--- design/flow/run.sh ---
#!/bin/bash
# the make line also repeats each setting of config.mk as NAME=value (left out here)
make -C /OpenROAD-flow-scripts/flow DESIGN_CONFIG=/design/flow/config.mk WORK_HOME=/design/flow/orfs CLKGATE_MAP_FILE= finish
--- design/flow/constraint.sdc ---
create_clock -name core_clock -period 5.99 [get_ports {clk}]
set_input_delay 1.1980 -clock core_clock [delete_from_list [all_inputs] [get_ports {clk}]]
set_output_delay 1.1980 -clock core_clock [all_outputs]
set_load 0.01 [all_outputs]
--- design/flow/config.mk ---
export PLATFORM = sky130hd
export DESIGN_NAME = dut
export DESIGN_NICKNAME = dut
export VERILOG_FILES = /design/flow/design.v
export SDC_FILE = /design/flow/constraint.sdc
export NUM_CORES = 4
export LEC_CHECK = 0
export CAP_MARGIN = 20
export CORE_MARGIN = 2
export CORE_UTILIZATION = 64
export SLEW_MARGIN = 20
--- design/flow/design.v ---
`timescale 1ns/1ps
module dut #(
    parameter int DATAW = 16
)(
    input  wire                 clk,
    input  wire                 rst_n,
    input  wire                 in_valid,
    output wire                 in_ready,
    input  wire signed [DATAW-1:0] in_data,
    output reg                  out_valid,
    input  wire                 out_ready,
    output reg signed [2*DATAW-1:0] out_data
);
    assign in_ready = rst_n && (!out_valid || out_ready);
    always @(posedge clk or negedge rst_n) begin
        if (!rst_n) begin
            out_valid <= 1'b0;
            out_data  <= '0;
        end else begin
            if (in_valid && in_ready) begin
                out_data  <= in_data * in_data;  
                out_valid <= 1'b1;
            end else if (out_valid && out_ready) begin
                out_valid <= 1'b0;
            end
        end
    end
endmodule
==> run summary, run 1 <==
Quick summary of the implementation run below.

The run finished, with violations left. The checks that failed were setup timing. The width of the die came out at 130.8 um.

The via count of the first global-routing pass came out at 10120. In this run the remaining antenna-violating nets after routing total 0. The maximum clock frequency came out at 151.7 MHz. The first global-routing pass estimated 47080 um of wire.

The final setup violation count came out at 17. The total iterations of the first detailed-routing run came out at 5. The number of buffers on the longest clock path is 2. The layout overhead on the synthesized area is 41.36%.

The commonest cells after synthesis are sky130_fd_sc_hd__inv_1 (329), sky130_fd_sc_hd__fa_1 (233), sky130_fd_sc_hd__nand2_1 (125), sky130_fd_sc_hd__ha_1 (89), sky130_fd_sc_hd__and2_1 (43). The most used standard cell by instance count after synthesis is sky130_fd_sc_hd__inv_1. The post-synthesis share of cell area spent on and, or, nand and nor gates is 0.1102.

The die is 130.8 um tall. The total met3 wirelength after detailed routing came out at 2392 um. The worst slew slack as a fraction of its limit is 0.3700. Of the available clock period, the critical path in the final layout requires 1.100. The number of antenna violations at the first check in global routing came to 0.

Of all cell types, the one taking the most synthesized area is sky130_fd_sc_hd__fa_1. The STA report counts the stages on the worst setup path as 19. The arrival time at the worst endpoint came out at 6.70 ns. The post-layout instance area came out at 14540 sq um.

The post-route DRC violation count came out at 0. The cell family contributing the most delay on the critical path is adder cells. For the worst-skew pair, the clock arrives at the later sink with an insertion delay of 0.28 ns. The OpenROAD warning count came out at 34.

The CTS sink count is 32. By area, the combinational part of the netlist is dominated by adder cells. The synthesized instance count is 1138. The H-tree depth is 2. Setup repair after global routing could not meet its margin everywhere.

The total area of sequential cells came out at 800.8 sq um. The biggest cell delay along the critical path is 0.60 ns. The cell count listed in synth_stat.txt came out at 1138. The area of placed instances is 12730 sq um. The post-cts hold buffer count came out at 0. The most critical setup path has its startpoint at in_data[14]. The number of nets at floorplan came out at 1480. By area the synthesized netlist is led by sky130_fd_sc_hd__fa_1 (45%), sky130_fd_sc_hd__inv_1 (12%), sky130_fd_sc_hd__ha_1 (11%). The cell sequence reported for the critical path is buf_4 > buf_6 > buf_4 > and2_4 > fa_1 > inv_2 > fa_1 > inv_2 > fa_2 > fa_2 > fa_2 > fa_2 > ha_4 > nand4_1 > buf_4 > o31ai_2 > a31oi_2 > xor2_1 > o21ai_1. The number of synthesized flops with an enable pin is 0. The layout filler cell count is 598. The final layout net count came out at 1772.

The clock-pin slew reported for the worst setup and hold paths after clock tree synthesis is 0.05 ns. The setup path with the least slack is of type input port to flip-flop.

The area occupied by multi-input gates is 9168 sq um. Along the worst path, the maximum fanout reaches 6. Counting pins that exceed their max-slew limit in the final report gives 0. The count of buffers inserted at the top-level ports is 52. The total congestion overflow is 0.

The HPWL after detailed placement came out at 21620 um. The depth of the most critical reg-to-reg path is 5. The worst setup path is captured at a flip-flop.

The number of synthesized register bits is 32. The number of vias after detailed routing came out at 9679. The worst path setup slack after routing is -0.5999 ns. The timing report shows that the slowest cell on the worst path is sky130_fd_sc_hd__fa_1. TritonCTS built the clock tree.

STA lists the endpoint of the worst register-to-register path as out_data[20]. The number of buffer and inverter stages on the critical path is 6. In the per-layer summary, the met1 wirelength comes to 11640 um.

The post-route minimum period is 6.590 ns. Per the CTS log, the root buffer master is sky130_fd_sc_hd__clkbuf_16. After detailed routing, no signal wire sits above met4. The number of DRC markers in iteration 0 is 815.

The type of the worst min-delay path is flip-flop to flip-flop. The count of unique library cells instantiated by Yosys is 56. Per the synthesis report, the XOR/XNOR share of the synthesized area is 0.03491. The sequential cell area fraction in the yosys report came out at 0.07784. The chip area from the yosys synthesis statistics is 10290 sq um.

The launch point of the worst register-to-register path is recorded as out_valid. The capturing element of the worst setup path is out_data[28]. The largest net degree at the start of global routing is 57. The synthesized-area fraction occupied by ao, oa, aoi and oai cells is 0.07966. The total routed wirelength came out at 35430 um. The max-cap violation count came out at 0. The arithmetic-cell share of the synthesized area counting full adders, half adders and majority gates is 0.5617. The antenna diode count is 0. The count of warnings emitted by yosys came out at 1. The count of standard-cell rows is 46. The mapped netlist covers 10290 sq um.

The number of buffers created by CTS is 5. Looking at the cell usage after synthesis, the top flip-flop cell is sky130_fd_sc_hd__dfrtp_1. The overall global routing resource usage is 0.3650. The average via count per standard cell came out at 5.877. The post-route worst hold slack is 0.4727 ns. Wire segments on met2 add up to 18030 um in the final route. The mux share of post-synthesis cell area came out at 0.0009730.

The startpoint identified for the worst hold timing path is out_data[7]. Dividing the detail-routed wire length by the instance count gives 21.51 um.

Across the routed clock network, the largest skew measured is 0.001832 ns. The floorplan core density is 0.6523. The number of failing hold endpoints at the final stage came out at 0. The number of placed I/O pins came out at 54.

Counting flops with an async set or reset pin after synthesis yields a share of 1.000. The average cell area after synthesis is 9.040 sq um. The chip occupies 17100 sq um. The worst hold path passes through 2 cells. The total core area came out at 15770 sq um. Among the stages of the critical path, the cell type that occurs most often is sky130_fd_sc_hd__fa_2.

Per the gpl log, the routability congestion estimate is 0.9208. The worst register-to-register path has a setup slack of 3.77 ns. Of the post-synthesis cell area, the dominant cell type holds 0.4534. The worst setup path is launched from an input port. The required time of the critical path came out at 6.10 ns. Looking at the hold checks, the worst path lands on out_data[7]. The transition at the pin with the smallest max-transition slack is 0.9416 ns.
layer usage:
layer  up-vias  track usage
li1       3963            -
met1      4787       0.3985
met2       635       0.6768
met3       294      0.05252
met4         0       0.2103
met5         -            0
per-stage QoR:
stage                     utilization  instances  worst slack, ns  TNS, ns
after floorplan                     -       1138          -0.2389   -1.065
after global placement         0.8070       1569           -1.022   -18.07
after detailed placement       0.8070       1569           -1.089   -19.24
after CTS                      0.8874       1629          -0.2364   -2.455
after global routing           0.9222       1647          -0.5949   -7.841
final                          0.9222       1647          -0.5999   -5.806
repair_timing:
item,4_1_cts,5_1_grt
cloned,3,0
pin swaps,111,111
endpoints found under the setup margin,22,20
endpoints found under the hold margin,0,0
buffers inserted,49,22
resized,252,112
cell type report:
type,instances,share of cell area
Multi-Input combinational cell,740,0.6304
Timing Repair Buffer,322,0.1985
Inverter,329,0.08595
Sequential cell,32,0.05506
Tap cell,216,0.01858
Clock buffer,5,0.008604
Clock inverter,3,0.002925
==> run 2, diff against run 1 <==
Settings changed: CORE_UTILIZATION 64 to 59, SETUP_SLACK_MARGIN from default to 1.32.
Clock period 5.99 ns to 5.04 ns, I/O delays scaled along.
==> run 2 against run 1 <==
Still fails the layout checks on setup timing. Critical path type unchanged. Worst setup slack worse by 0.49 ns. Worst hold slack better by 0.00065 ns. Register-to-register slack worse by 0.78 ns. Wire length down 21%. Final area up 1.1%.
==> run summary, run 2 <==
Quick summary of the implementation run below.

The run finished, with violations left. The violated checks flagged are setup timing. The xor-xnor portion of the synthesized cell area was 0.03491 (unchanged).

The depth of the most critical reg-to-reg path came out at 5 (unchanged). The main area contributors are sky130_fd_sc_hd__fa_1 (45%), sky130_fd_sc_hd__inv_1 (12%), sky130_fd_sc_hd__ha_1 (11%). The number of synthesized flops with an enable pin is 0 (unchanged). STA classifies the critical path endpoint as a flip-flop.

The type of the worst setup path is input port to flip-flop. The total iterations of the first detailed-routing run came to 5 (unchanged). Setup repair after global routing could not meet its margin everywhere.

The antenna diode count is 0 (unchanged). The via count of the first global-routing pass is 9795 (-3.2%). Looking at the critical path, the single cell with the biggest stage delay is sky130_fd_sc_hd__fa_1.

The final layout net count is 1769 (-0.17%). The total congestion overflow is 0 (unchanged). The number of antenna violations at the first check in global routing is 1 (+1). The highest fanout seen on the critical path was 5 (-1). Sorting the Yosys area breakdown by cell type puts at the top sky130_fd_sc_hd__fa_1.

The number of DRC markers in iteration 0 was 323 (-60%). The startpoint of the most critical register-to-register path is out_valid. The kind of cell with the highest combined delay along the critical path is adder cells.

The count of buffers inserted at the top-level ports is 52 (unchanged). TritonCTS built the clock tree. The number of buffer and inverter stages on the critical path is 10 (+4). The die outline area came out at 18510 sq um (+8.2%).

The number of failing hold endpoints at the final stage is 0 (unchanged). The clock latency of the later-clocked register in the worst-skew pair came out at 0.28 ns (about the same). The CTS sink count is 32 (unchanged). The HPWL after detailed placement was 21650 um (+0.12%). The count of warnings emitted by yosys came out at 1 (unchanged).

The floorplan core density was 0.5989 (-0.05341). The height of the chip was 136.0 um (+4.0%). The largest net degree at the start of global routing came out at 57 (unchanged).

The chip area from the yosys synthesis statistics is 10290 sq um (unchanged). The biggest cell delay along the critical path came out at 0.56 ns (-0.04 ns). The post-route worst hold slack came to 0.4734 ns (+0.0006470 ns).

The worst setup skew after layout is 0.004168 ns (+0.002336 ns). Derived from the worst setup path, the maximum achievable clock frequency is 163.1 MHz. The number of synthesized register bits was 32 (unchanged).

The synthesized-area fraction occupied by ao, oa, aoi and oai cells is 0.07966 (unchanged). The global placement routability congestion is 0.8947 (-2.8%). The count of unique library cells instantiated by Yosys came out at 56 (unchanged). For the worst min-delay path, the startpoint reported by OpenROAD is out_data[0].

The count of standard-cell rows came out at 48 (+4.3%). The overall global routing resource usage is 0.3215 (-0.04351). The mux share of post-synthesis cell area was 0.0009730 (unchanged). The average via count per standard cell is 5.240 (-11%).

The transition at the pin with the smallest max-transition slack is 0.9410 ns (-0.0005952 ns). The required time of the critical path is 5.17 ns (-0.93 ns). The total core area came out at 17180 sq um (+8.9%). The total routed wirelength is 27930 um (-21%).

The number of nets with antenna violations after routing came to 0 (unchanged). The number of buffers on the longest clock path came to 2 (unchanged). Following the worst setup path forward leads to its endpoint at out_data[21].

The endpoint identified for the worst register-to-register timing path is out_data[20]. The clock-pin slew reported for the worst setup and hold paths after clock tree synthesis is 0.05 ns (about the same). The proportion of register bits with asynchronous set or reset after synthesis is 1.000 (unchanged). The flow measured a signed area growth from synthesis to layout of 42.92%.

For this run the top cell type by instance count after synthesis was sky130_fd_sc_hd__inv_1. STA classifies the critical path startpoint as an input port. The number of buffers created by CTS came out at 5 (unchanged). The H-tree depth was 2 (unchanged).

The count of mapped cells out of synthesis is 1138 (unchanged). The number of placed I/O pins came to 54 (unchanged). The register-to-register setup slack came out at 2.99 ns (-0.78 ns). Per STA, the library cell used most along the worst path is sky130_fd_sc_hd__fa_1. The sequential cell area fraction in the yosys report is 0.07784 (unchanged).

The share of the clock period used by the worst path is 1.217 (+0.1167).

The number of nets at floorplan was 1480 (unchanged). The commonest cells after synthesis are sky130_fd_sc_hd__inv_1 (329), sky130_fd_sc_hd__fa_1 (233), sky130_fd_sc_hd__nand2_1 (125), sky130_fd_sc_hd__ha_1 (89), sky130_fd_sc_hd__and2_1 (43). CTS placed an instance of sky130_fd_sc_hd__clkbuf_16 at the clock tree root.

The main logic family after synthesis is adder cells. The number of cells on the worst hold path is 2 (unchanged). The cell count listed in synth_stat.txt is 1138 (unchanged). The post-route DRC violation count came out at 0 (unchanged). The post-layout instance area is 14700 sq um (+1.1%). The post-route minimum period came out at 6.133 ns. The detailed-route wire length per cell is 16.90 um (-21%). For this run, the leading register cell type out of synthesis is sky130_fd_sc_hd__dfrtp_1. The arrival time at the worst endpoint is 6.26 ns (-0.44 ns). The launching element of the worst setup path is in_data[4]. The cell area after synthesis came out at 10290 sq um (unchanged). The worst slew slack as a fraction of its limit is 0.3704 (+0.0003980).

The share of the synthesized area in the top cell type came out at 0.4534 (unchanged). The critical path depth came out at 25 (+6). The max-cap violation count is 0 (unchanged).

The final-report max-slew violation count is 0 (unchanged). The layout filler cell count is 950 (+59%). In the hold report, the worst path ends at out_data[0]. The post-synthesis share of cell area spent on and, or, nand and nor gates came to 0.1102 (unchanged). The number of vias after detailed routing is 8661 (-11%).

The worst path setup slack after routing is -1.093 ns (-0.4932 ns). The post-cts hold buffer count is 0 (unchanged). The type of the worst min-delay path is flip-flop to flip-flop. The average cell area after synthesis came out at 9.040 sq um (unchanged). The final setup violation count came to 23 (+6).

The area of placed instances is 13080 sq um (+2.8%).

The wire length of the first global-routing pass came to 45780 um (-2.8%). The width of the die is 136.0 um (+4.0%). The OpenROAD warning count is 34 (unchanged). The arithmetic-cell share of the synthesized area counting full adders, half adders and majority gates was 0.5617 (unchanged).
-- run 2: metrics by stage --
step	cells	utilization	setup TNS, ns	worst slack (ns)
floorplan	1138	-	-14.36	-0.9959
global placement	1590	0.7617	-36.32	-1.734
detailed placement	1590	0.7617	-37.25	-1.819
CTS	1640	0.8315	-20.70	-1.098
global route	1653	0.8560	-24.96	-1.273
finish	1653	0.8560	-20.99	-1.093
-- run 2: final cells by class --
cell class	count	area [sq um]	share of cell area
Sequential cell	32	800.8	0.05446
Multi-Input combinational cell	740	9299	0.6325
Inverter	329	1240	0.08433
Tap cell	225	281.5	0.01915
Clock inverter	2	10.01	0.0006808
Timing Repair Buffer	319	2933	0.1995
Clock buffer	6	138.9	0.009446
-- run 2: what timing repair did --
item | CTS | global route
setup endpoints to repair | 28 | 27
resized | 232 | 98
gates cloned | 3 | 0
pin swaps | 98 | 104
buffers inserted | 39 | 13
-- run 2: routing by layer --
layer | global-route usage | up-vias | routed length, um
met5 | 0 | - | 0
met4 | 0.1157 | 0 | 1236
met3 | 0.03915 | 87 | 817
met2 | 0.6064 | 197 | 15480
met1 | 0.3735 | 4424 | 10390
li1 | - | 3953 | -
==> run 3, diff against run 2 <==
Settings changed: ABC_AREA from default to 1, CORE_UTILIZATION 59 to 72, PLACE_DENSITY from default to 0.38, SETUP_SLACK_MARGIN 1.32 to default, TNS_END_PERCENT from default to 5.
Clock period 5.04 ns to 4.42 ns, I/O delays scaled along.
==> run 3 against run 2 <==
The flow now stops in global routing. Synthesized cell count up 25%. Area after synthesis increased by 7.3%. Die size is 12% lower.
==> run summary, run 3 <==
Main metrics from the flow reports.

The count of warnings emitted by yosys is 1 (unchanged). The cell area after synthesis is 11040 sq um (+7.3%). The xor-xnor portion of the synthesized cell area was 0.01905 (-0.01586). The count of mapped cells out of synthesis is 1419 (+25%).

The chip area from the yosys synthesis statistics is 11040 sq um (+7.3%). The cell sitting at the root of the clock tree is a sky130_fd_sc_hd__clkbuf_16. The number of nets at floorplan is 1761 (+19%). The die outline area is 16330 sq um (-12%). The number of placed I/O pins came out at 54 (unchanged). The number of synthesized flops with an enable pin came out at 0 (unchanged). The mux share of post-synthesis cell area is 0 (-0.0009730). The total core area came out at 15090 sq um (-12%).

The average cell area after synthesis is 7.777 sq um (-14%). The CTS sink count is 32 (unchanged). The HPWL after detailed placement is 29100 um (+34%).

The post-synthesis share of cell area spent on and, or, nand and nor gates is 0.1876 (+0.07745). The most instantiated flip-flop cell in the synthesis netlist is sky130_fd_sc_hd__dfrtp_1. The count of unique library cells instantiated by Yosys came out at 34 (-39%).

The setup slack at placement is -2.415 ns (-0.5958 ns). The cell count listed in synth_stat.txt is 1419 (+25%). The H-tree depth is 2 (unchanged). The run stopped with a tool error.

The floorplan core density was 0.7313 (+0.1324). The synthesized-area fraction occupied by ao, oa, aoi and oai cells came out at 0.03118 (-0.04849). Yosys reports that the most numerous cell types are sky130_fd_sc_hd__inv_1 (433), sky130_fd_sc_hd__nand2_1 (350), sky130_fd_sc_hd__fa_1 (233), sky130_fd_sc_hd__ha_1 (89), sky130_fd_sc_hd__nand3_1 (50).

The flow stopped in global routing. The first error in the log reads "[ERROR GRT-0116] Global routing finished with congestion. Check the congestion regions in the DRC Viewer". The proportion of register bits with asynchronous set or reset after synthesis is 1.000 (unchanged).

The most used standard cell by instance count after synthesis is sky130_fd_sc_hd__inv_1. The height of the chip is 127.8 um (-6.1%). The post-cts hold buffer count came out at 0 (unchanged). The number of synthesized register bits came out at 32 (unchanged). Yosys shows that the main logic family after synthesis is adder cells. The number of buffers created by CTS came out at 5 (unchanged). The overall global routing resource usage is 0.7693. The sequential cell area fraction in the yosys report is 0.07256 (-0.005278). The global placement routability congestion came out at 0.9605 (+7.4%). The largest area contributor in the netlist is sky130_fd_sc_hd__fa_1.

The area of placed instances is 13330 sq um (+1.9%). The share of the synthesized area in the top cell type came out at 0.4227 (-0.03074). The total overflow left after global routing is 24. The count of buffers inserted at the top-level ports came to 52 (unchanged). The arithmetic-cell share of the synthesized area counting full adders, half adders and majority gates is 0.5236 (-0.03808). The count of standard-cell rows came out at 45 (-6.3%). In the post-synthesis netlist, the biggest area contributors are sky130_fd_sc_hd__fa_1 (42%), sky130_fd_sc_hd__inv_1 (15%), sky130_fd_sc_hd__nand2_1 (12%).

The width of the die came out at 127.8 um (-6.1%). The number of buffers on the longest clock path came to 2 (unchanged).
run 3: layer usage:
layer,GRT overflow,track usage
met1,0,0.7299
met2,9,0.9239
met3,0,0.6561
met4,15,0.7854
met5,0,0.4365
run 3: metrics by stage:
stage,instances
after CTS,1855
after global placement,1830
after floorplan,1419
after detailed placement,1830
run 3: what timing repair did:
action | in CTS
buffers inserted | 13
gates resized | 186
pin swaps | 77
endpoints found under the setup margin | 27
endpoints found under the hold margin | 0
cloned | 4
==> run 4, diff against run 3 <==
Settings changed: ABC_AREA 1 to default, CORE_UTILIZATION 72 to 71, PLACE_DENSITY 0.38 to 0.77, SETUP_SLACK_MARGIN from default to -0.44.
Clock period 4.42 ns to 5.83 ns, I/O delays scaled along.
==> run 4 against run 3 <==
Now fails the layout checks on setup timing. Synthesized cell count decreased by 20%. Area after synthesis is 6.8% lower. Die size is 5.3% lower.
==> run summary, run 4 <==
Quick summary of the implementation run below.

The clock-pin slew reported for the worst setup and hold paths after clock tree synthesis came out at 0.06 ns. The maximum clock frequency is 150.0 MHz. The number of cells on the worst hold path is 2. The count of warnings emitted by yosys came out at 1 (unchanged). Per STA, the library cell used most along the worst path is sky130_fd_sc_hd__fa_1. The wire length of the first global-routing pass came out at 52430 um. TritonCTS built the clock tree. The overall global routing resource usage is 0.4345.

The share of the synthesized area in the top cell type is 0.4534 (+0.03074). The synthesized-area fraction occupied by ao, oa, aoi and oai cells is 0.07966 (+0.04849). The commonest cells after synthesis are sky130_fd_sc_hd__inv_1 (329), sky130_fd_sc_hd__fa_1 (233), sky130_fd_sc_hd__nand2_1 (125), sky130_fd_sc_hd__ha_1 (89), sky130_fd_sc_hd__and2_1 (43). The arithmetic-cell share of the synthesized area counting full adders, half adders and majority gates is 0.5617 (+0.03808). Yosys attributes the largest share of cell area to sky130_fd_sc_hd__fa_1 (45%), sky130_fd_sc_hd__inv_1 (12%), sky130_fd_sc_hd__ha_1 (11%). The checks that failed: setup timing. The gate family responsible for the most delay along the worst path is adder cells.

Post-route period utilization is reported as 1.144. OpenSTA lists the critical path startpoint as in_data[1]. The total routed wirelength came out at 38400 um.

The H-tree depth came out at 2 (unchanged). The largest net degree at the start of global routing is 44. The required time of the critical path is 5.98 ns. The number of failing hold endpoints at the final stage came out at 0.

The depth of the most critical reg-to-reg path came out at 6. The highest fanout seen on the critical path is 8. The sum of met2 wire segment lengths after detailed routing is 18170 um. The height of the chip came out at 124.4 um (-2.7%). The count of mapped cells out of synthesis is 1138 (-20%).

The number of vias after detailed routing is 9956. The post-route worst hold slack is 0.4825 ns.

The global placement routability congestion is 0.9295 (-3.2%). The worst setup skew after layout is 0.006860 ns. The die outline area came out at 15470 sq um (-5.3%). The number of placed I/O pins came out at 54 (unchanged).

The number of synthesized register bits came out at 32 (unchanged). The launch point of the worst register-to-register path is recorded as out_valid. The chip area from the yosys synthesis statistics is 10290 sq um (-6.8%). The cell count listed in synth_stat.txt came out at 1138 (-20%).

STA shows the worst min-delay path finishing at out_data[10]. The OpenROAD warning count is 33. The number of synthesized flops with an enable pin came out at 0 (unchanged).

The run finished, with violations left. The area occupied by multi-input gates is 8612 sq um. According to the timing report, the critical path is captured at out_data[19]. The number of antenna violations at the first check in global routing is 0.

In this run, the number of DRC markers left after iteration 0 of detailed routing was 1303. Across all register-to-register paths, the minimum setup slack is 3.76 ns.

The number of nets at floorplan came out at 1480 (-16%). The count of nets left with antenna violations once routing finished came out at 0. The number of buffer and inverter stages on the critical path is 7. After layout, the worst setup slack is -0.8381 ns. The sum of routed wire segments on met1 came out at 11500 um. The cell area after synthesis is 10290 sq um (-6.8%). The finished design was reported to have a net count of 1714. The antenna diode count is 0. The total congestion overflow came out at 0.

The number of buffers created by CTS came out at 5 (unchanged). The most used standard cell by instance count after synthesis is sky130_fd_sc_hd__inv_1. The floorplan core density is 0.7326 (+0.001259). The average via count per standard cell came out at 6.411. The number of buffers on the longest clock path is 2 (unchanged). The total met3 wirelength after detailed routing is 4145 um.

The post-cts hold buffer count came to 0 (unchanged). The cell sequence reported for the critical path is buf_4 > buf_4 > nand2b_1 > fa_1 > inv_1 > fa_1 > fa_1 > fa_1 > fa_1 > inv_1 > fa_1 > inv_1 > ha_1 > buf_4 > nand2_2 > buf_4 > nor2_1 > a221oi_1 > xor2_1 > o21ai_0. The proportion of register bits with asynchronous set or reset after synthesis came out at 1.000 (unchanged). The average cell area after synthesis is 9.040 sq um (+16%). The post-route DRC violation count is 0. The transition at the pin with the smallest max-transition slack came out at 0.5904 ns. The width of the die is 124.4 um (-2.7%). The main logic family after synthesis is adder cells. Routed signal wires occupy layers up through met4. The xor-xnor portion of the synthesized cell area is 0.03491 (+0.01586). The arrival time at the worst endpoint is 6.82 ns. The mux share of post-synthesis cell area came out at 0.0009730 (+0.0009730). STA classifies the critical path endpoint as a flip-flop. The HPWL after detailed placement came out at 24220 um (-17%). Clock latency on the worst-skew pair, taken at its later pin, is 0.29 ns. The type of the worst min-delay path is flip-flop to flip-flop.

The final-report max-slew violation count is 0. The via count of the first global-routing pass came out at 10650. The setup path with the least slack is of type input port to flip-flop. The master of the slowest instance on the critical path is sky130_fd_sc_hd__fa_1. The worst setup path is launched from an input port. The post-synthesis share of cell area spent on and, or, nand and nor gates is 0.1102 (-0.07745). The count of buffers inserted at the top-level ports is 52 (unchanged). CTS placed an instance of sky130_fd_sc_hd__clkbuf_16 at the clock tree root. The count of standard-cell rows is 43 (-4.4%).

The layout filler cell count is 400. The detailed-route wire length per cell came out at 24.72 um. Counting buffers and inverters, the worst setup path is 20 cells deep. The total core area was 14040 sq um (-6.9%). The worst pin sits at a relative slew slack of 0.6064. Setup repair after global routing could not meet its margin everywhere.

The biggest area contributor in the post-synthesis netlist is sky130_fd_sc_hd__fa_1. In this run the critical register-to-register path is captured at out_data[20]. The total iterations of the first detailed-routing run came out at 8. In this run the most critical hold path is launched from out_data[10].

The sequential cell area fraction in the yosys report came out at 0.07784 (+0.005278). The count of unique library cells instantiated by Yosys came out at 56 (+65%).

The layout overhead on the synthesized area came out at 28.75%.

The worst path in the final design needs a cycle of 6.668 ns, including I/O delays and setup. The CTS sink count was 32 (unchanged). The total area of sequential cells is 800.8 sq um. The biggest cell delay along the critical path is 0.63 ns. Looking at the cell usage after synthesis, the top flip-flop cell is sky130_fd_sc_hd__dfrtp_1. In the final report, the number of endpoints failing setup comes to 21.

The max-cap violation count came out at 0.
==> run 4: layout make-up <==
cell class,instances,share of cell area
multi-input cells,740,0.6502
repair buffers,264,0.1649
inverters,329,0.09361
clock inverters,1,0.002267
clock buffers,7,0.01152
well taps,180,0.01700
flip-flops and latches,32,0.06046
==> run 4: timing repair <==
item                                    in CTS  in global routing
endpoints found under the setup margin      20                 20
gates cloned                                 1                  1
pin swaps                                   20                 74
resized                                     67                149
setup buffers                               10                 16
==> run 4: layer usage <==
metal / GRT usage / up-vias
met5: 0 / -
met4: 0.3126 / 0
met3: 0.08462 / 427
met2: 0.7589 / 925
met1: 0.4709 / 4766
li1: - / 3838
==> run 4: metrics by stage <==
step	setup WS, ns	utilization	cell area [sq um]	instances	TNS, ns
2_1_floorplan	-0.4751	-	10380	1138	-5.093
5_1_grt	-0.9500	0.9432	13250	1553	-14.97
6_report	-0.8381	0.9432	13250	1553	-12.91
3_5_place_dp	-1.425	0.8886	12480	1532	-24.80
4_1_cts	-0.6865	0.9188	12900	1547	-10.78
3_3_place_gp	-1.201	0.8886	12480	1532	-20.74
==> run 5, diff against run 4 <==
Settings changed: ABC_AREA from default to 0, CAP_MARGIN 20 to 35, CELL_PAD_IN_SITES_DETAIL_PLACEMENT from default to 0, CORE_ASPECT_RATIO from default to 0.85, CORE_UTILIZATION 71 to 65, CTS_CLUSTER_DIAMETER from default to 29, CTS_CLUSTER_SIZE from default to 90, GPL_ROUTABILITY_DRIVEN from default to 1, GPL_TIMING_DRIVEN from default to 1, PLACE_DENSITY 0.77 to default, SETUP_SLACK_MARGIN -0.44 to 0.76, SLEW_MARGIN 20 to 10, TNS_END_PERCENT 5 to 45.
Clock period 5.83 ns to 6.54 ns, I/O delays scaled along.
==> run 5 against run 4 <==
Still fails the layout checks on setup timing. Worst hold slack worse by 0.0028 ns. Area after synthesis stayed put. Die size is 9.0% higher. Worst setup slack better by 0.79 ns. Largest cell class unchanged. Highest routed layer unchanged.
==> run summary, run 5 <==
Quick summary of the implementation run below.

The OpenROAD warning count was 34 (+3.0%). The count of buffers inserted at the top-level ports is 52 (unchanged). The number of buffers created by CTS is 5 (unchanged).

The highest fanout seen on the critical path came to 7 (-1). The total routed wirelength was 31380 um (-18%). The count of unique library cells instantiated by Yosys is 56 (unchanged).

The die outline area was 16850 sq um (+9.0%). The detailed-route wire length per cell was 19.62 um (-21%). The sequential cell area fraction in the yosys report is 0.07784 (unchanged). The number of nets at floorplan came out at 1480 (unchanged).

Setup repair after global routing could not meet its margin everywhere. The total area of sequential cells came out at 800.8 sq um (unchanged). The biggest cell delay along the critical path is 0.62 ns (about the same).

The startpoint of the most critical register-to-register path is out_valid. The master of the slowest instance on the critical path is sky130_fd_sc_hd__fa_1. The critical path starts at in_data[3]. The worst path setup slack after routing came to -0.04326 ns (+0.7949 ns). TritonCTS built the clock tree. The chip area from the yosys synthesis statistics came out at 10290 sq um (unchanged).

In this run the worst hold path is classified as flip-flop to flip-flop. The cell area after synthesis is 10290 sq um (unchanged).

Yosys attributes the largest share of cell area to sky130_fd_sc_hd__fa_1 (45%), sky130_fd_sc_hd__inv_1 (12%), sky130_fd_sc_hd__ha_1 (11%). The number of DRC markers in iteration 0 was 696 (-47%). The post-route non-filler standard cell count is 1600 (+3.0%). The CTS sink count came out at 32 (unchanged). The width of the die is 140.5 um (+13%). For the worst reg-to-reg path, the endpoint reported by OpenROAD is out_data[20].

The clock-pin slew reported for the worst setup and hold paths after clock tree synthesis is 0.05 ns (about the same). The accumulated negative setup slack is -0.07363 ns (+12.83 ns). The depth of the most critical reg-to-reg path is 6 (unchanged). The worst setup skew after layout came out at 0.002751 ns (-0.004108 ns). Per STA, the library cell used most along the worst path is sky130_fd_sc_hd__fa_1. The area of placed instances came out at 12630 sq um (+1.2%).

The post-layout instance area came out at 14070 sq um (+6.3%). Between the synthesized netlist and the finished layout, the area growth was recorded as 36.82%. The max-cap violation count is 0 (unchanged). The transition at the pin with the smallest max-transition slack came out at 0.5975 ns (+0.007041 ns). The area occupied by multi-input gates is 9006 sq um (+4.6%). The post-route worst hold slack came out at 0.4798 ns (-0.002762 ns). The post-route minimum period came out at 6.583 ns. Per STA, the worst path is made up of clkdlybuf4s15_2 > buf_6 > buf_4 > nand2_2 > buf_4 > fa_1 > inv_1 > fa_1 > fa_1 > fa_2 > fa_1 > inv_1 > fa_1 > inv_2 > ha_4 > nand2_2 > nor2_2 > o211a_1 > buf_4 > o21bai_1 > a31oi_2 > a311oi_2 > o31ai_1. The overall global routing resource usage came out at 0.3571 (-0.07744).

The run finished, with violations left. The number of nets with antenna violations after routing is 0 (unchanged). The most frequently used library cell after synthesis is sky130_fd_sc_hd__inv_1. The share of the synthesized area in the top cell type came out at 0.4534 (unchanged).

The number of buffers on the longest clock path came out at 2 (unchanged). The number of placed instances, taps included came to 1540 (+0.52%). The final-report max-slew violation count is 0 (unchanged).

The total core area is 15500 sq um (+10%). The worst slew slack as a fraction of its limit was 0.6017 (-0.004694). The clock latency of the later-clocked register in the worst-skew pair is 0.28 ns (about the same). The number of synthesized flops with an enable pin came out at 0 (unchanged).

The arrival time at the worst endpoint was 6.77 ns (-0.05 ns). The proportion of register bits with asynchronous set or reset after synthesis is 1.000 (unchanged). The count of warnings emitted by yosys is 1 (unchanged). The number of placed I/O pins came out at 54 (unchanged). The antenna diode count is 0 (unchanged).

The cell count listed in synth_stat.txt is 1138 (unchanged). The number of failing hold endpoints at the final stage came out at 0 (unchanged). The maximum clock frequency came out at 151.9 MHz. The critical path depth came out at 23 (+15%). The HPWL after detailed placement is 20980 um (-13%). For reference, the top logic cell family by area is adder cells. The number of antenna violations at the first check in global routing is 0 (unchanged). The average via count per standard cell is 5.653 (-12%). In this run the most critical hold path is launched from out_data[23]. The via count of the first global-routing pass came to 10130 (-4.9%). The arithmetic-cell share of the synthesized area counting full adders, half adders and majority gates came out at 0.5617 (unchanged). The count of standard-cell rows is 42 (-2.3%). Looking at the setup timing report, the critical path kind is input port to flip-flop. Looking at the clock tree report, the root buffer type is sky130_fd_sc_hd__clkbuf_16. The share of the clock period used by the worst path is 1.007 (-0.1371). The number of vias after detailed routing came out at 9045 (-9.2%). The global placement routability congestion is 0.9108 (-2.0%). The post-synthesis share of cell area spent on and, or, nand and nor gates came out at 0.1102 (unchanged).

The number of cells on the worst hold path came out at 2 (unchanged). The H-tree depth came out at 2 (unchanged). The post-route DRC violation count is 0 (unchanged).

By count the netlist is led by sky130_fd_sc_hd__inv_1 (329), sky130_fd_sc_hd__fa_1 (233), sky130_fd_sc_hd__nand2_1 (125), sky130_fd_sc_hd__ha_1 (89), sky130_fd_sc_hd__and2_1 (43). The layout filler cell count is 649 (+62%). The final setup violation count is 2 (-90%).

The average cell area after synthesis is 9.040 sq um (unchanged). The synthesized-area fraction occupied by ao, oa, aoi and oai cells is 0.07966 (unchanged). The total congestion overflow came out at 0 (unchanged). The height of the chip is 120.0 um (-3.5%). The floorplan core density came to 0.6636 (-0.06900). The worst hold path endpoint is out_data[23]. The register-to-register setup slack is 4.80 ns (+1.04 ns). The xor-xnor portion of the synthesized cell area came out at 0.03491 (unchanged). The worst setup path is launched from an input port. The total iterations of the first detailed-routing run came to 5 (-3).

The number of buffer and inverter stages on the critical path came out at 8 (+1). The largest net degree at the start of global routing is 57 (+30%). The mux share of post-synthesis cell area is 0.0009730 (unchanged). The required time of the critical path came out at 6.72 ns (+0.74 ns). STA classifies the critical path endpoint as a flip-flop. The number of synthesized register bits is 32 (unchanged). The count of mapped cells out of synthesis is 1138 (unchanged). The final layout net count came out at 1744 (+1.8%). The most used flip-flop cell after synthesis is sky130_fd_sc_hd__dfrtp_1. Summed over all instances, the cell type with the most area after synthesis is sky130_fd_sc_hd__fa_1. The layout checks failed on setup timing. The wire length of the first global-routing pass is 46910 um (-11%). Grouping stages by cell kind, the critical path spends the most delay in adder cells. According to the timing report, the critical path is captured at out_data[23].
[run 5: stage by stage]
stage | utilization | worst slack [ns]
floorplan | - | 0.2011
global placement | 0.8149 | -0.5357
detailed placement | 0.8149 | -0.5823
CTS | 0.8852 | 0.06905
global route | 0.9079 | -0.1520
finish | 0.9079 | -0.04326
[run 5: final cells by class]
cell class / instances / area share
multi-input cells: 740 / 0.6399
repair buffers: 294 / 0.1879
inverters: 329 / 0.08819
flip-flops and latches: 32 / 0.05689
well taps: 198 / 0.01760
clock buffers: 6 / 0.009156
clock inverters: 1 / 0.0003556
[run 5: routing by layer]
metal  vias up  track usage  routed length, um
li1       3904            -                  -
met1      4542       0.4150              11200
met2       431       0.6596              16330
met3       168      0.05387               1899
met4         0       0.1550               1948
met5         -            0                  0
[run 5: what timing repair did]
action,CTS,global route
gates resized,184,90
pin swaps,108,104
setup endpoints to repair,23,22
hold buffers,0,0
buffers inserted,45,4
gates cloned,4,0
==> run 6, diff against run 5 <==
Settings changed: ABC_AREA 0 to default, CAP_MARGIN 35 to 20, CELL_PAD_IN_SITES_DETAIL_PLACEMENT 0 to default, CORE_ASPECT_RATIO 0.85 to default, CORE_UTILIZATION 65 to 72, CTS_CLUSTER_DIAMETER 29 to default, CTS_CLUSTER_SIZE 90 to default, GPL_ROUTABILITY_DRIVEN 1 to default, GPL_TIMING_DRIVEN 1 to default, PLACE_DENSITY_LB_ADDON from default to 0.27, SETUP_SLACK_MARGIN 0.76 to 1.32, SLEW_MARGIN 10 to 20, TNS_END_PERCENT 45 to default.
Clock period 6.54 ns to 7.05 ns, I/O delays scaled along.
==> run 6 against run 5 <==
The run now fails in global routing. Synthesized cell count stayed put. Area after synthesis is the same. Die size decreased by 9.5%.
==> run summary, run 6 <==
Main metrics from the flow reports.

The count of warnings emitted by yosys came out at 1 (unchanged). The proportion of register bits with asynchronous set or reset after synthesis came out at 1.000 (unchanged). The count of mapped cells out of synthesis came to 1138 (unchanged). The total core area is 13930 sq um (-10%). Total global-route track usage over all layers is 0.7198. The width of the die is 123.5 um (-12%). The synthesized-area fraction occupied by ao, oa, aoi and oai cells was 0.07966 (unchanged). The number of placed I/O pins is 54 (unchanged). The count of standard-cell rows is 43 (+2.4%).

The main area contributors are sky130_fd_sc_hd__fa_1 (45%), sky130_fd_sc_hd__inv_1 (12%), sky130_fd_sc_hd__ha_1 (11%). In the synthesized netlist, the dominant kind of combinational cell is adder cells. The count of buffers inserted at the top-level ports came to 52 (unchanged). The number of synthesized flops with an enable pin is 0 (unchanged). The number of nets at floorplan came out at 1480 (unchanged). The number of synthesized register bits came out at 32 (unchanged).

The total congestion overflow is 43. The flow did not finish. The chip area from the yosys synthesis statistics came out at 10290 sq um (unchanged).

The arithmetic-cell share of the synthesized area counting full adders, half adders and majority gates is 0.5617 (unchanged). The global placement routability congestion came to 0.9385 (+3.0%). The number of buffers created by CTS is 5 (unchanged). The mux share of post-synthesis cell area is 0.0009730 (unchanged). The largest area contributor in the netlist is sky130_fd_sc_hd__fa_1. The cell area after synthesis is 10290 sq um (unchanged). The most used standard cell by instance count after synthesis is sky130_fd_sc_hd__inv_1. The xor-xnor portion of the synthesized cell area is 0.03491 (unchanged). The height of the chip came to 123.5 um (+3.0%). The area of placed instances was 12040 sq um (-4.7%). The most instantiated flip-flop cell in the synthesis netlist is sky130_fd_sc_hd__dfrtp_1. The average cell area after synthesis came out at 9.040 sq um (unchanged). The cell count listed in synth_stat.txt came to 1138 (unchanged). The post-cts hold buffer count was 0 (unchanged).

The floorplan core density was 0.7383 (+0.07466). The CTS sink count was 32 (unchanged). The sequential cell area fraction in the yosys report came out at 0.07784 (unchanged).

The count of unique library cells instantiated by Yosys came out at 56 (unchanged). The number of placed instances, taps included is 1425 (-7.5%). According to the logs, the last stage reached was global routing. The HPWL after detailed placement came out at 22660 um (+8.0%). Sorting the synthesized cells by how often they occur yields sky130_fd_sc_hd__inv_1 (329), sky130_fd_sc_hd__fa_1 (233), sky130_fd_sc_hd__nand2_1 (125), sky130_fd_sc_hd__ha_1 (89), sky130_fd_sc_hd__and2_1 (43). The tree is rooted in a sky130_fd_sc_hd__clkbuf_16.

The post-synthesis share of cell area spent on and, or, nand and nor gates came out at 0.1102 (unchanged). The H-tree depth is 2 (unchanged). The first error in the log reads "[ERROR GRT-0116] Global routing finished with congestion. Check the congestion regions in the DRC Viewer". The share of the synthesized area in the top cell type came out at 0.4534 (unchanged). The die outline area came out at 15260 sq um (-9.5%).

The number of buffers on the longest clock path came to 2 (unchanged).
[run 6: through the flow]
stage	hold WS, ns	worst slack [ns]
floorplan	0.5139	0.6121
global placement	0.4596	-0.04161
detailed placement	0.4696	-0.2402
CTS	0.4814	0.5104
[run 6: layer usage]
metal / track usage / GRT overflow
met2: 0.9021 / 19
met5: 0.1181 / 0
met1: 0.7036 / 0
met3: 0.5503 / 0
met4: 0.7635 / 24
[run 6: what timing repair did]
action / 4_1_cts
setup buffers: 64
gates cloned: 6
pin swaps: 119
gates resized: 196
endpoints found under the setup margin: 23
==> run 7, diff against run 6 <==
Settings changed: ABC_AREA from default to 1, CAP_MARGIN 20 to 25, CELL_PAD_IN_SITES_GLOBAL_PLACEMENT from default to 3, CORE_ASPECT_RATIO from default to 0.67, CORE_UTILIZATION 72 to 32, GPL_ROUTABILITY_DRIVEN from default to 1, MIN_ROUTING_LAYER from default to met1, PLACE_DENSITY from default to 0.76, PLACE_DENSITY_LB_ADDON 0.27 to default, SETUP_SLACK_MARGIN 1.32 to default.
Clock period 7.05 ns to 11.9 ns, I/O delays scaled along.
==> run 7 against run 6 <==
Now clean on timing, DRC and antenna. Area after synthesis rose by 7.3%. Synthesized cell count grew 25%. Die size increased by 140%.
==> run summary, run 7 <==
Quick summary of the implementation run below.

Looking at the critical path, the highest net fanout was 17. The width of the die is 230.9 um (+87%). The floorplan core density came out at 0.3259 (-0.4123).

Max-slew check failures listed in the final report amount to 0. The cell sequence reported for the critical path is clkdlybuf4s50_1 > nand2_1 > inv_1 > fa_1 > fa_1 > inv_1 > fa_1 > fa_1 > inv_1 > fa_1 > inv_1 > fa_1 > inv_1 > ha_1 > nand2_1 > nor2_1 > nand2_1 > nor3_1 > nand2_1 > nand2_1 > nand2_1 > nand3_1 > nand2_1. Setup repair after global routing left no endpoint under its margin. The total iterations of the first detailed-routing run is 4. STA lists the startpoint of the worst hold path as out_data[31].

The biggest cell delay along the critical path came out at 1.09 ns. The H-tree depth came to 2 (unchanged).

After the last flow step, the layout net total stands at 1789. The clock root buffer is sky130_fd_sc_hd__clkbuf_16. The number of buffer and inverter stages on the critical path is 6. The accumulated negative setup slack is 0 ns.

The number of failing hold endpoints at the final stage is 0. Relative to the synthesized area, the layout overhead comes to 10.49%. The clock-pin slew reported for the worst setup and hold paths after clock tree synthesis came out at 0.05 ns. The HPWL after detailed placement is 26340 um (+16%). The die outline area came out at 36020 sq um (+140%).

The number of buffers on the longest clock path came to 2 (unchanged). The OpenROAD report gives the critical path a required time of 12.07 ns. The critical path depth is 23. The number of placed I/O pins came out at 54 (unchanged). The overall global routing resource usage is 0.1830.

The number of nets at floorplan came out at 1761 (+19%). The worst setup skew after layout is 0.004716 ns. The most instantiated flip-flop cell in the synthesis netlist is sky130_fd_sc_hd__dfrtp_1. Summing all non-filler instances in the final layout gives an area of 12190 sq um. The run reported a max-capacitance violation count of 0. The worst slew slack as a fraction of its limit is 0.3492.

The number of buffers created by CTS was 5 (unchanged). The setup check on the worst reg-to-reg path leaves a slack of 9.63 ns. The proportion of register bits with asynchronous set or reset after synthesis is 1.000 (unchanged). The layout filler cell count came out at 3725. The via count of the first global-routing pass is 9023.

The area of placed instances came out at 12030 sq um (about the same). Summed over all instances, the cell type with the most area after synthesis is sky130_fd_sc_hd__fa_1. The slowest stage of the critical path is the sky130_fd_sc_hd__clkdlybuf4s50_1 cell. The CTS sink count came out at 32 (unchanged). The final setup violation count came out at 0. The transition at the pin with the smallest max-transition slack came out at 0.9731 ns. The mux share of post-synthesis cell area is 0 (-0.0009730). The clock latency of the later-clocked register in the worst-skew pair came out at 0.29 ns. Of the available clock period, the critical path in the final layout requires 0.7415.

The OpenROAD warning count is 29. The global placement routability congestion came out at 0.7866 (-16%). The count of standard-cell rows is 55 (+28%). The worst hold path passes through 2 cells. The CTS tree is done.

After detailed routing, the average wire length per cell comes to 15.78 um. The arithmetic-cell share of the synthesized area counting full adders, half adders and majority gates is 0.5236 (-0.03808). The sequential cell area fraction in the yosys report is 0.07256 (-0.005278). The average cell area after synthesis is 7.777 sq um (-14%).

The number of synthesized flops with an enable pin is 0 (unchanged). The first global-routing pass estimated 50470 um of wire.

The post-route DRC violation count is 0. The type of the worst min-delay path is flip-flop to flip-flop. The number of vias after detailed routing came out at 8221. The post-route minimum period is 8.824 ns. The count of unique library cells instantiated by Yosys came to 34 (-39%). Entering global routing, the biggest net connects 48 pins.

The number of antenna violations at the first check in global routing came out at 0. For reference, the most critical setup path is categorized as input port to flip-flop.

The share of the synthesized area in the top cell type was 0.4227 (-0.03074). The height of the chip is 156.0 um (+26%). The arrival time at the worst endpoint is 9.00 ns. The number of nets with antenna violations after routing came out at 0. The post-cts hold buffer count came out at 0 (unchanged).

The chip area from the yosys synthesis statistics came to 11040 sq um (+7.3%). The quantity of gates resized following cts is 0 (-100%). The flow ran to the end and the layout has no timing, DRC or antenna violations. The worst hold path endpoint is out_data[31]. The cell area after synthesis is 11040 sq um (+7.3%). Across all hold checks on the routed design, the worst slack comes to 0.4771 ns.

The category of the worst setup path capture point is a flip-flop. The count of buffers inserted at the top-level ports came out at 52 (unchanged). The launching element of the worst setup path is in_data[3]. Sorting the synthesized cells by how often they occur yields sky130_fd_sc_hd__inv_1 (433), sky130_fd_sc_hd__nand2_1 (350), sky130_fd_sc_hd__fa_1 (233), sky130_fd_sc_hd__ha_1 (89), sky130_fd_sc_hd__nand3_1 (50). The worst register-to-register path begins at out_valid.

Among cell families on the critical path, the largest total delay comes from adder cells. The repair_antennas step left the layout with diodes totalling 0. The number of DRC markers in iteration 0 came out at 290. The maximum clock frequency is 113.3 MHz.

The depth of the most critical reg-to-reg path is 7. The count of mapped cells out of synthesis was 1419 (+25%). The average via count per standard cell came out at 4.318.

By instance count, the cell type seen most on the critical path is sky130_fd_sc_hd__nand2_1. The synthesized-area fraction occupied by ao, oa, aoi and oai cells is 0.03118 (-0.04849). The total routed wirelength came out at 30040 um. By area, the combinational part of the netlist is dominated by adder cells. The worst setup path is launched from an input port.

Ranked by total cell area, the synthesized netlist is headed by sky130_fd_sc_hd__fa_1 (42%), sky130_fd_sc_hd__inv_1 (15%), sky130_fd_sc_hd__nand2_1 (12%). The post-synthesis share of cell area spent on and, or, nand and nor gates was 0.1876 (+0.07745). The count of warnings emitted by yosys is 1 (unchanged). The worst reg2reg path endpoint is out_data[24]. Leaving out buffers and inverters, the combinational logic in the layout accounts for 8407 sq um. The cell count listed in synth_stat.txt is 1419 (+25%). The total congestion overflow is 0. The critical path ends at out_data[28]. The xor-xnor portion of the synthesized cell area came out at 0.01905 (-0.01586). The synthesis stats list as the most numerous cell sky130_fd_sc_hd__inv_1. The number of buffers inserted to repair setup after CTS was 0 (-100%). The final design utilization came out at 0.3601. The total core area is 33860 sq um (+140%). The total area of sequential cells is 800.8 sq um.

The number of synthesized register bits is 32 (unchanged).
run 7: final cells by class:
cell class	instances	share of cell area
multi-input cells	903	0.6895
inverters	444	0.1367
flip-flops and latches	32	0.06567
repair buffers	61	0.04915
well taps	456	0.04679
clock buffers	6	0.01139
clock inverters	2	0.0008209
run 7: layer usage:
layer,vias up,part of all wire,GRT usage
li1,4105,-,-
met1,4034,0.53,0.2768
met2,76,0.44,0.2911
met3,6,0.034,0.02485
met4,0,0.0020,0.007988
met5,-,0,0
run 7: metrics by stage:
| stage | std cells | worst slack [ns] |
|---|---|---|
| 3_3_place_gp | 1894 | 2.545 |
| 2_1_floorplan | 1419 | 4.141 |
| 5_1_grt | 1904 | 2.675 |
| 6_report | 1904 | 3.076 |
| 4_1_cts | 1903 | 2.810 |
| 3_5_place_dp | 1895 | 2.511 |
==> run 8, diff against run 7 <==
Settings changed: CAP_MARGIN 25 to 20, CELL_PAD_IN_SITES_GLOBAL_PLACEMENT 3 to default, CORE_ASPECT_RATIO 0.67 to default, CORE_UTILIZATION 32 to 53, CTS_CLUSTER_DIAMETER from default to 190, CTS_CLUSTER_SIZE from default to 100, GPL_ROUTABILITY_DRIVEN 1 to default, MIN_ROUTING_LAYER met1 to default, PLACE_DENSITY 0.76 to 0.6, TNS_END_PERCENT from default to 20.
Clock period 11.9 ns to 7.5 ns, I/O delays scaled along.
==> run 8 against run 7 <==
Still clean on timing, DRC and antenna. Register-to-register slack worse by 4.3 ns. Final cell count down 7.4%. Die size down 39%. Critical path type unchanged. Highest routed layer unchanged.
==> run summary, run 8 <==
Quick summary of the implementation run below.

The run finished with no timing, DRC or antenna violations. The number of synthesized register bits came to 32 (unchanged). The max-cap violation count is 0 (unchanged). The setup path with the least slack is of type input port to flip-flop.

The highest fanout seen on the critical path came out at 7 (-10). The final-report max-slew violation count came out at 0 (unchanged). The final setup violation count came out at 0 (unchanged). The average cell area after synthesis is 7.777 sq um (unchanged). The startpoint of the most critical register-to-register path is out_valid. The busiest metal layer after global routing is met2. The launching element of the worst setup path is in_data[5]. The accumulated negative setup slack came out at 0 ns (unchanged). The transition at the pin with the smallest max-transition slack came out at 0.6016 ns (-0.3716 ns). The number of buffers inserted to repair setup after CTS is 0 (unchanged). The register-to-register setup slack is 5.36 ns (-4.27 ns). Following the worst setup path forward leads to its endpoint at out_data[15]. The global placement routability congestion is 0.8912 (+13%).

The H-tree depth is 2 (unchanged). The number of nets with antenna violations after routing came out at 0 (unchanged). The share of the clock period used by the worst path came to 0.9616 (+0.2201). The count of mapped cells out of synthesis came out at 1419 (unchanged). The share of the synthesized area in the top cell type came out at 0.4227 (unchanged). In the synthesized netlist, the cells that appear most often are sky130_fd_sc_hd__inv_1 (433), sky130_fd_sc_hd__nand2_1 (350), sky130_fd_sc_hd__fa_1 (233), sky130_fd_sc_hd__ha_1 (89), sky130_fd_sc_hd__nand3_1 (50). The CTS sink count came out at 32 (unchanged). Counting stages on the worst path, the most repeated cell is sky130_fd_sc_hd__fa_1. The met1 routing resource usage after global routing was 0.3704 (+0.09362). The mux share of post-synthesis cell area is 0 (unchanged).

The xor-xnor portion of the synthesized cell area was 0.01905 (unchanged). The number of buffers created by CTS came out at 5 (unchanged). The setup slack at placement is 0.07269 ns (-2.439 ns). The count of warnings emitted by yosys came out at 1 (unchanged). The worst path setup slack after routing was 0.2881 ns (-2.788 ns). The worst slew slack as a fraction of its limit is 0.5965 (+0.2473).

The antenna diode count came out at 0 (unchanged). In this run the critical register-to-register path is captured at out_data[24]. The average via count per standard cell is 4.840 (+12%).

The number of buffer and inverter stages on the critical path came out at 7 (+1). The count of standard-cell rows is 52 (-5.5%). The count of unique library cells instantiated by Yosys came out at 34 (unchanged).

The number of placed I/O pins is 54 (unchanged). The global routing met2 resource utilization is 0.4549 (+0.1637). The number of vias after detailed routing was 8538 (+3.9%). The cell count listed in synth_stat.txt is 1419 (unchanged). The HPWL after detailed placement is 23050 um (-12%). The arithmetic-cell share of the synthesized area counting full adders, half adders and majority gates came out at 0.5236 (unchanged). The chip area from the yosys synthesis statistics came out at 11040 sq um (unchanged). The width of the die is 148.3 um (-36%). The floorplan core density came out at 0.5419 (+0.2160).

The final design utilization is 0.6103 (+0.2502). Per the CTS log, the root buffer master is sky130_fd_sc_hd__clkbuf_16. The gate family responsible for the most delay along the worst path is adder cells. The clock-pin slew reported for the worst setup and hold paths after clock tree synthesis came to 0.06 ns (about the same). The post-synthesis share of cell area spent on and, or, nand and nor gates is 0.1876 (unchanged). The layout overhead on the synthesized area came out at 12.62%. The final layout net count came out at 1835 (+2.6%). The total routed wirelength is 26020 um (-13%). The die outline area came out at 21990 sq um (-39%). Per the STA report, the cell with the highest stage delay on the worst path is sky130_fd_sc_hd__clkdlybuf4s50_1.

The total iterations of the first detailed-routing run is 5 (+1). The most used standard cell by instance count after synthesis is sky130_fd_sc_hd__inv_1.

The sequential cell area fraction in the yosys report came out at 0.07256 (unchanged). The cell area after synthesis is 11040 sq um (unchanged). The critical path goes through clkdlybuf4s50_1 > buf_4 > nand2_1 > fa_1 > fa_1 > fa_1 > inv_1 > fa_1 > fa_1 > inv_1 > fa_1 > inv_1 > ha_1 > nand2_2 > inv_1 > a21oi_1 > nand3_1 > xnor2_1 > buf_4 > o21ai_1. The synthesized-area fraction occupied by ao, oa, aoi and oai cells is 0.03118 (unchanged). The number of cells on the worst hold path was 2 (unchanged). Setup repair after global routing left no endpoint under its margin. STA lists the startpoint of the worst hold path as out_data[4]. The largest net degree at the start of global routing is 48 (unchanged). The via count of the first global-routing pass came to 9227 (+2.3%). STA classifies the critical path startpoint as an input port. The total congestion overflow is 0 (unchanged). The number of buffers on the longest clock path came out at 2 (unchanged). The number of antenna violations at the first check in global routing came out at 0 (unchanged). The worst setup skew after layout is 0.004252 ns (-0.0004635 ns). The quantity of gates resized following cts came out at 0 (unchanged). The category of the worst setup path capture point is a flip-flop. The count of buffers inserted at the top-level ports came out at 52 (unchanged).

The OpenROAD warning count is 29 (unchanged). Hold analysis lists the worst path endpoint as out_data[4]. The critical path depth came out at 20 (-13%). The biggest cell delay along the critical path is 0.72 ns (-0.37 ns). The global-route track usage on met3 is 0.03436 (+0.009502).

TritonCTS built the clock tree. Ranked by total cell area, the synthesized netlist is headed by sky130_fd_sc_hd__fa_1 (42%), sky130_fd_sc_hd__inv_1 (15%), sky130_fd_sc_hd__nand2_1 (12%). The proportion of register bits with asynchronous set or reset after synthesis is 1.000 (unchanged). The number of DRC markers in iteration 0 is 432 (+49%). The arrival time at the worst endpoint came out at 7.36 ns (-1.64 ns). The maximum clock frequency came out at 138.7 MHz.

The synthesis report names the predominant flop master as sky130_fd_sc_hd__dfrtp_1. The post-route DRC violation count was 0 (unchanged).

The height of the chip came out at 148.3 um (-4.9%). The number of nets at floorplan is 1761 (unchanged).

The overall global routing resource usage came to 0.2640 (+0.08102). The most critical min-delay path falls under flip-flop to flip-flop. The number of failing hold endpoints at the final stage is 0 (unchanged). The number of synthesized flops with an enable pin is 0 (unchanged). The detailed-route wire length per cell came out at 14.75 um (-6.5%). The main logic family after synthesis is adder cells. The wire length of the first global-routing pass is 45810 um (-9.2%).

The post-cts hold buffer count is 0 (unchanged). The clock latency of the later-clocked register in the worst-skew pair was 0.28 ns (about the same). The total core area is 20360 sq um (-40%). The clock period could shrink to 7.212 ns. The post-route worst hold slack came to 0.4759 ns (-0.001202 ns). The required time of the critical path came out at 7.65 ns (-4.42 ns). The depth of the most critical reg-to-reg path came out at 7 (unchanged). The largest area contributor in the netlist is sky130_fd_sc_hd__fa_1.
run 8: through the flow:
stage | instance area, sq um | instances
2_1_floorplan | 11040 | 1419
3_3_place_gp | 12250 | 1756
3_5_place_dp | 12250 | 1756
4_1_cts | 12430 | 1764
5_1_grt | 12430 | 1764
6_report | 12430 | 1764
run 8: per-layer routing:
metal / vias up / routed length (um)
li1: 4191 / -
met1: 4158 / 11760
met2: 163 / 12850
met4: 0 / 316
met5: - / 0
met3: 26 / 1085
run 8: final cells by class:
class,instances,area (sq um)
fill,1966,7936
tap,270,337.8
clock inverter,1,30.03
timing repair buffer,107,1033
clock buffer,7,152.6
inverter,444,1667
multi-input combinational,903,8407
sequential,32,800.8
==> run 9, diff against run 8 <==
Settings changed: ABC_AREA 1 to default, CORE_UTILIZATION 53 to 72, CTS_CLUSTER_DIAMETER 190 to default, CTS_CLUSTER_SIZE 100 to 24, PLACE_DENSITY 0.6 to default, PLACE_DENSITY_LB_ADDON from default to 0.26, SETUP_SLACK_MARGIN from default to -0.15, TNS_END_PERCENT 20 to default.
Clock period 7.5 ns to 6.26 ns, I/O delays scaled along.
==> run 9 against run 8 <==
The flow now stops in global routing. Synthesized cell count down 20%. Die size fell by 31%. Area after synthesis is 6.8% lower.
==> run summary, run 9 <==
Main metrics from the flow reports.

The total congestion overflow is 57. The width of the die is 123.5 um (-17%). The count of warnings emitted by yosys was 1 (unchanged). The run ended at global routing. The count of standard-cell rows is 43 (-17%). The number of buffers on the longest clock path came out at 2 (unchanged). The global placement routability congestion came out at 0.9313 (+4.5%).

The die outline area is 15260 sq um (-31%). Per the synth stats, the flop cell with the highest instance count is sky130_fd_sc_hd__dfrtp_1. The setup slack at placement came out at -1.049 ns (-1.122 ns). The overall global routing resource usage is 0.7709. The number of synthesized register bits came out at 32 (unchanged). The flow did not finish. By area, the combinational part of the netlist is dominated by adder cells. The area of placed instances came out at 12500 sq um (+2.1%). The largest area contributor in the netlist is sky130_fd_sc_hd__fa_1. The chip area from the yosys synthesis statistics is 10290 sq um (-6.8%). The number of buffers created by CTS was 5 (unchanged). The synthesized-area fraction occupied by ao, oa, aoi and oai cells came out at 0.07966 (+0.04849). The number of nets at floorplan is 1480 (-16%). The average cell area after synthesis came to 9.040 sq um (+16%). The sequential cell area fraction in the yosys report is 0.07784 (+0.005278). The mux share of post-synthesis cell area is 0.0009730 (+0.0009730). The clock root buffer is sky130_fd_sc_hd__clkbuf_16. The total core area is 13930 sq um (-32%). The HPWL after detailed placement came out at 26050 um (+13%). The cell count listed in synth_stat.txt came out at 1138 (-20%).

The proportion of register bits with asynchronous set or reset after synthesis is 1.000 (unchanged). The count of unique library cells instantiated by Yosys came out at 56 (+65%). The count of buffers inserted at the top-level ports came out at 52 (unchanged).

The H-tree depth came out at 2 (unchanged). The number of synthesized flops with an enable pin came out at 0 (unchanged). The post-cts hold buffer count came out at 0 (unchanged). The count of mapped cells out of synthesis came out at 1138 (-20%). The xor-xnor portion of the synthesized cell area is 0.03491 (+0.01586). The number of placed I/O pins was 54 (unchanged). The CTS sink count is 32 (unchanged). The share of the synthesized area in the top cell type came to 0.4534 (+0.03074). The arithmetic-cell share of the synthesized area counting full adders, half adders and majority gates came out at 0.5617 (+0.03808). By area the synthesized netlist is led by sky130_fd_sc_hd__fa_1 (45%), sky130_fd_sc_hd__inv_1 (12%), sky130_fd_sc_hd__ha_1 (11%). The synthesis run shows the most used standard cells to be sky130_fd_sc_hd__inv_1 (329), sky130_fd_sc_hd__fa_1 (233), sky130_fd_sc_hd__nand2_1 (125), sky130_fd_sc_hd__ha_1 (89), sky130_fd_sc_hd__and2_1 (43). The first error in the log reads "[ERROR GRT-0116] Global routing finished with congestion. Check the congestion regions in the DRC Viewer". The cell area after synthesis is 10290 sq um (-6.8%). sky130_fd_sc_hd__inv_1 is the most common cell in the netlist. The floorplan core density came out at 0.7383 (+0.1964). The height of the chip came out at 123.5 um (-17%). The post-synthesis share of cell area spent on and, or, nand and nor gates came out at 0.1102 (-0.07745).
[run 9: layer usage]
metal / overflow / track usage
met1: 0 / 0.7638
met2: 29 / 0.9251
met3: 2 / 0.6315
met4: 25 / 0.7791
met5: 1 / 0.2986
[run 9: what timing repair did]
action                     in CTS
setup endpoints to repair      22
cloned                          2
gates resized                 185
pin swaps                      74
buffers inserted               23
[run 9: stage by stage]
| stage | std cells | hold WS, ns | setup TNS, ns |
|---|---|---|---|
| after floorplan | 1138 | 0.5139 | -1.047 |
| after global placement | 1538 | 0.4609 | -13.01 |
| after detailed placement | 1538 | 0.4720 | -18.54 |
| after CTS | 1569 | 0.4847 | -1.772 |
